## SequentialNonrestoringDivider128Bit
module SequentialNonrestoringDivider128Bit(
    input [127:0] dividend_q,
    input [127:0] divisor_m,
    input clk,
	 input reset_n,
    output [127:0] quotient,
	 output [127:0] remainder,
	 output done
    );
	parameter [2:0] 	START = 3'b000,
							SHIFT = 3'b001,
							ACCUM = 3'b010,
							FIX_REMAINDER = 3'b011,
							DONE = 3'b100;
	reg [2:0] state;
	reg [7:0] count;
	reg [127:0] q_shift;
	reg [129:0] a_shift;
	reg add_sub_control;
	wire [129:0] add_sub_out;
	wire [7:0] count_plusone;
	EightBitAdder count_inc (
		.a(count),
		.b(8'b0),
		.carry_in(1'b1),
		.s(count_plusone),
		.carry_out()
		);
	wire add_sub_carry;
	AddSubCLA129Bits add_sub (
		.a(a_shift[128:0]), 
		.b({1'b0, divisor_m}), 
		.add_sub(add_sub_control), 
		.s(add_sub_out[128:0]), 
		.carry_out(add_sub_carry)
		);
	assign add_sub_out[129] = a_shift[129] ^ add_sub_carry;
	always @(posedge clk or negedge reset_n)
	begin
		if (!reset_n) 
			state <= START;
		else
		begin
			case (state)
				START: 			begin
									q_shift <= dividend_q;
									a_shift <= 130'h0;
									add_sub_control <= 1;
									count <= 8'h00;
									state <= SHIFT;
									end
				SHIFT: 			begin
									count <= count + 1;
									{a_shift, q_shift} <= {a_shift[128:0], q_shift, 1'b0};
									state <= ACCUM;
									end
				ACCUM:			begin
									a_shift <= add_sub_out[129:0];
									if (add_sub_out[129])
										begin
										add_sub_control <= 0;
										q_shift[0] <= 0;
										end
									else
										begin
										add_sub_control <= 1;
										q_shift[0] <= 1;
										end
									state <= (count == 8'b10000000)? FIX_REMAINDER : SHIFT;
									end
  ...
clock: 4.89 ns
lec_check: 0
cap_margin: 20
cell_pad_in_sites_detail_placement: 2
core_margin: 2
core_utilization: 40
cts_cluster_diameter: 37
min_routing_layer: met2
slew_margin: 20
run.sh (not shown) runs the stock make flow with config.mk's settings and CLKGATE_MAP_FILE=.
The starting point never finished: it broke off in clock tree synthesis (4_1_cts).
Edit:
- CELL_PAD_IN_SITES_DETAIL_PLACEMENT: 2 -> 1
- CELL_PAD_IN_SITES_GLOBAL_PLACEMENT: unset -> 3
- CTS_CLUSTER_SIZE: unset -> 53
- MAX_ROUTING_LAYER: unset -> met4
- MIN_ROUTING_LAYER: met2 -> met1
- SETUP_SLACK_MARGIN: unset -> 0.74
- TNS_END_PERCENT: unset -> 70
Effect:
- This time the run finished clean
- die size is unchanged
- synthesized area stays the same
- synthesized cell count stays the same

---

run A:
Starting RTL as in the previous note.
clock: 3.96 ns
lec_check: 0
cap_margin: 20
core_margin: 2
core_utilization: 63
cts_cluster_diameter: 25
cts_cluster_size: 35
setup_slack_margin: 1.18
slew_margin: 20
Flow for run A halted at global routing, error code GRT-0232.
What run B does differently from run A at the input level:
Settings: removing SETUP_SLACK_MARGIN (formerly 1.18); changing CORE_UTILIZATION from 63 to 66; removing CTS_CLUSTER_DIAMETER (formerly 25); setting MAX_ROUTING_LAYER to met4 for the first time; removing CTS_CLUSTER_SIZE (formerly 35); changing the clock period (ns, I/O delays scaled along) from 3.96 to 4.44.
Notes after the runs:
No final results exist for run B, since it was stopped by error GRT-0232 during global routing. CTS H-tree depth: lower on run B. Run B vs. run A: die size fell by 4.5%; fraction of registers with async set/reset neither gained nor lost much. Cts-stage hold buffer count: run A vs run B identical. Summary: with run A as the reference, final HPWL from detailed placement in run B moved up slightly. NOTE: number of buffers created by CTS in run B falls short of that of run A. Post-cts resize count: higher on run A. Run A → run B: yosys stat chip area now sits at about the same level; effective utilization at floorplan now sits higher; number of post-CTS setup repair buffers now sits lower.
Edits applied to the flow inputs when going from run B to run C:
Settings: changing CORE_UTILIZATION from 66 to 63; setting CTS_CLUSTER_SIZE to 57 for the first time; removing MAX_ROUTING_LAYER (formerly met4); changing the clock period (ns, I/O delays scaled along) from 4.44 to 4.46.
- The runs compared here, run C and run B, all ended either early or with open violations.
- Seen in the log of run B: GRT-0232 during global routing, after which the run never completed.
- | run C | all stages done | FAIL | setup timing |
- Taking run B as the reference, in run C share of the synthesized netlist area taken by xor and xnor gates flat; chip area up about 4.7%; post-placement cell count up 1.1%.
The following lists how run D was set up differently from run C:
Settings: removing CTS_CLUSTER_SIZE (formerly 57); changing CORE_UTILIZATION from 63 to 66; setting MAX_ROUTING_LAYER to met4 for the first time.
Notes after the runs:
FAIL run D @ global routing: tool exited with error. Placed cell area ends up lower on run D. Post-synth tally of flip-flops with integrated enable essentially unchanged between run C and run D. Comparing height of the die for run D and run C, the bigger number came from run C. Floorplan check, run D vs run C: die outline smaller in run D. The routability congestion estimate from global placement of run D is higher than that of run C. Die width (run D vs. run C) decreases by a few percent. Of run D and run C, the lower worst setup slack before clock tree synthesis belongs to run C.
